## sd_card_top
module sd_card_top
#(
	parameter  SPI_LOW_SPEED_DIV = 248,          
	parameter  SPI_HIGH_SPEED_DIV = 0            
)
(
	input            clk,
	input            rst,
	output           SD_nCS,                     
	output           SD_DCLK,                    
	output           SD_MOSI,                    
	input            SD_MISO,                    
	output           sd_init_done,               
	input            sd_sec_read,                
	input[31:0]      sd_sec_read_addr,           
	output[7:0]      sd_sec_read_data,           
	output           sd_sec_read_data_valid,     
	output           sd_sec_read_end,            
	input            sd_sec_write,               
	input[31:0]      sd_sec_write_addr,          
	input[7:0]       sd_sec_write_data,          
	output           sd_sec_write_data_req,      
	output           sd_sec_write_end            
);
Size: ~200 flip-flops, roughly 93 I/O pins, roughly 0.0097 mm2 of cells after synthesis.
==> flow/config.mk <==
export PLATFORM = sky130hd
export DESIGN_NAME = sd_card_top
export DESIGN_NICKNAME = sd_card_top
export VERILOG_FILES = /design/flow/design.v
export SDC_FILE = /design/flow/constraint.sdc
export NUM_CORES = 4
export LEC_CHECK = 0
export ABC_AREA = 0
export CAP_MARGIN = 20
export CORE_MARGIN = 2
export CORE_UTILIZATION = 72
export CTS_CLUSTER_DIAMETER = 356
export CTS_CLUSTER_SIZE = 32
export PLACE_DENSITY_LB_ADDON = 0.04
export SETUP_SLACK_MARGIN = 0.62
export SLEW_MARGIN = 20
==> flow/constraint.sdc <==
create_clock -name core_clock -period 2.09 [get_ports {clk}]
set_input_delay 0.4180 -clock core_clock [delete_from_list [all_inputs] [get_ports {clk}]]
set_output_delay 0.4180 -clock core_clock [all_outputs]
set_load 0.01 [all_outputs]
run.sh (not shown) runs the stock make flow with config.mk's settings and CLKGATE_MAP_FILE=.
The baseline did not get past clock tree synthesis (4_1_cts), error DPL-0038.
Rerun with:
ABC_AREA = not set   (was 0)
CORE_UTILIZATION = 70   (was 72)
CTS_CLUSTER_DIAMETER = not set   (was 356)
CTS_CLUSTER_SIZE = not set   (was 32)
PLACE_DENSITY_LB_ADDON = not set   (was 0.04)
SETUP_SLACK_MARGIN = -0.21   (was 0.62)
clock period = 2.14 ns   (was 2.09 ns; I/O delays follow)
The changed run finished with negative setup slack left.
Synthesized area does not change.
Die area climbs by a few percent.
Synthesized cell count is unchanged.
Rerun with:
ABC_AREA = 0   (was not set)
CTS_CLUSTER_DIAMETER = 205   (was not set)
CTS_CLUSTER_SIZE = 15   (was not set)
SETUP_SLACK_MARGIN = 0.3   (was -0.21)
clock period = 2.24 ns   (was 2.14 ns; I/O delays follow)
What happened: The changed run completed, yet does not pass: negative setup slack. Clock power shrinks by 20%. Final cell count grows by 0.80%. Power shrinks by 11%. Worst setup slack got worse by 0.27 ns. Via count grows by 13%.
Rerun with:
CORE_UTILIZATION = 72   (was 70)
HOLD_SLACK_MARGIN = -0.08   (was not set)
PLACE_DENSITY = 0.82   (was not set)
SETUP_SLACK_MARGIN = -0.2   (was 0.3)
clock period = 1.99 ns   (was 2.24 ns; I/O delays follow)
Result:
- The new run failed in global routing (5_1_grt) with GRT-0232
- synthesized cell count is unchanged
- synthesized area stays the same
- die size drops by about 2.7%

---

Setup of run 1:
sd_card_top again, from the RTL that the note above started with.
make LEC_CHECK=0 ABC_AREA=0 CAP_MARGIN=5 CELL_PAD_IN_SITES_GLOBAL_PLACEMENT=0 CORE_ASPECT_RATIO=1.35 CORE_MARGIN=2 CORE_UTILIZATION=72 CTS_CLUSTER_SIZE=14 HOLD_SLACK_MARGIN=0.06 PLACE_DENSITY=0.64 SETUP_SLACK_MARGIN=0.48 SLEW_MARGIN=5 TNS_END_PERCENT=25 finish   # period 6.2 ns
Modified inputs, run 2 compared to run 1
# run 1
export LEC_CHECK = 0
export ABC_AREA = 0
export CAP_MARGIN = 5
export CELL_PAD_IN_SITES_GLOBAL_PLACEMENT = 0
export CORE_ASPECT_RATIO = 1.35
export CORE_MARGIN = 2
export CORE_UTILIZATION = 72
export CTS_CLUSTER_SIZE = 14
export HOLD_SLACK_MARGIN = 0.06
export PLACE_DENSITY = 0.64
export SETUP_SLACK_MARGIN = 0.48
export SLEW_MARGIN = 5
export TNS_END_PERCENT = 25
create_clock -name core_clock -period 6.2 [get_ports {clk}]
# run 2
export LEC_CHECK = 0
export ABC_AREA = 0
export CAP_MARGIN = 5
export CORE_MARGIN = 2
export CORE_UTILIZATION = 72
export CTS_CLUSTER_DIAMETER = 201
export CTS_CLUSTER_SIZE = 14
export SETUP_SLACK_MARGIN = 0.59
export SLEW_MARGIN = 20
create_clock -name core_clock -period 2.4 [get_ports {clk}]
## What came out
Tool error DPL-0038 stopped run 2 during 5_1_grt; no final results.
NOTE: total placed cells including tap cells in run 2 exceeds that of run 1
Changes observed in run 2 relative to run 1: placement-stage worst setup slack has decreased; average instance area after synthesis has remained practically unchanged.
Looking at number of CTS-inserted buffers, run 2 sits 1 below run 1.
Diff run 1..run 2 | xor and xnor area share after synthesis | unchanged
The number of setup buffers added after CTS in run 2 sits 47 above the value recorded for run 1.
On die size, run 1 and run 2 are basically level.
Run 2 gives more instance area after placement than run 1 did.
Compared run 2 vs run 1, and y dimension of the die is down in run 2.
Comparing run 1 and run 2, the higher global placer's final weighted congestion is on run 1.
Input changes introduced in run 3 (baseline for comparison: run 2):
# run 2
export LEC_CHECK = 0
export ABC_AREA = 0
export CAP_MARGIN = 5
export CORE_MARGIN = 2
export CORE_UTILIZATION = 72
export CTS_CLUSTER_DIAMETER = 201
export CTS_CLUSTER_SIZE = 14
export SETUP_SLACK_MARGIN = 0.59
export SLEW_MARGIN = 20
create_clock -name core_clock -period 2.4 [get_ports {clk}]
# run 3
export LEC_CHECK = 0
export CAP_MARGIN = 20
export CORE_MARGIN = 2
export CORE_UTILIZATION = 40
export SLEW_MARGIN = 20
create_clock -name core_clock -period 3.58 [get_ports {clk}]
Notes after the runs:
Across run 2 and run 3, a clean result was obtained everywhere but in run 2. The flow ended early for run 2: it failed with a tool error in 5_1_grt. [diff] area of the die, run 3 relative to run 2: regression. Compared with run 2, in run 3 initial core utilization decreased by 32 points relative to the old numbers, cell count after placement increased by 113 relative to the old numbers.
Input changes introduced in run 4 (baseline for comparison: run 3):
# run 3
export LEC_CHECK = 0
export CAP_MARGIN = 20
export CORE_MARGIN = 2
export CORE_UTILIZATION = 40
export SLEW_MARGIN = 20
create_clock -name core_clock -period 3.58 [get_ports {clk}]
# run 4
export LEC_CHECK = 0
export CAP_MARGIN = 20
export CORE_MARGIN = 2
export CORE_UTILIZATION = 40
export SETUP_SLACK_MARGIN = 0.38
export SLEW_MARGIN = 20
create_clock -name core_clock -period 3.58 [get_ports {clk}]
Taking run 3 as the reference, in run 4 area share of and-or/or-and cells after synthesis was more or less identical; count of flip-flops with a built-in enable after synthesis was more or less identical; arrival time of the worst setup path went down by 190 ps. Run 4 completed; timing, DRC and antenna clean. Post-route clock skew delta (run 4 -> run 3): insignificant. Where setup slack of the critical path after layout is concerned, run 3 is outperformed by run 4. | number of buffers created by CTS | run 4 vs run 3 | ≈ equal |. Between run 3 and run 4, the shortest period the worst path allows is lower for run 4. Run 4 and run 3 ended up with roughly the same multi-input gate area in the final layout. Higher final cycle utilization of the critical path among run 3 and run 4: run 3.
## Diff of input files: run 5 against run 4
# run 4
export LEC_CHECK = 0
export CAP_MARGIN = 20
export CORE_MARGIN = 2
export CORE_UTILIZATION = 40
export SETUP_SLACK_MARGIN = 0.38
export SLEW_MARGIN = 20
create_clock -name core_clock -period 3.58 [get_ports {clk}]
# run 5
export LEC_CHECK = 0
export CAP_MARGIN = 20
export CORE_MARGIN = 2
export CORE_UTILIZATION = 40
export SLEW_MARGIN = 20
create_clock -name core_clock -period 3.79 [get_ports {clk}]
Notes after the runs:
- Comparing run 4 and run 5, net switching component of the power is lower on run 5.
- Relative to run 4, slack of the critical path has decreased by 12 ps in run 5.
- Comparing share of total power in the clock network for run 4 and run 5, the bigger number came from run 4.
- Against run 4, worst max-slew margin expressed relative to the limit in run 5 came out better.
- Relative to run 4, the final cell area reported for run 5 is lower.
- Comparing run 4 and run 5, the lower final worst-path cycle share was measured on run 4.
- Changes observed in run 5 relative to run 4: number of fillers in the final layout flat, wire length of the first global-routing pass down 0.55%.
Power figures rest on the tool's default switching activity, not on a simulated workload.
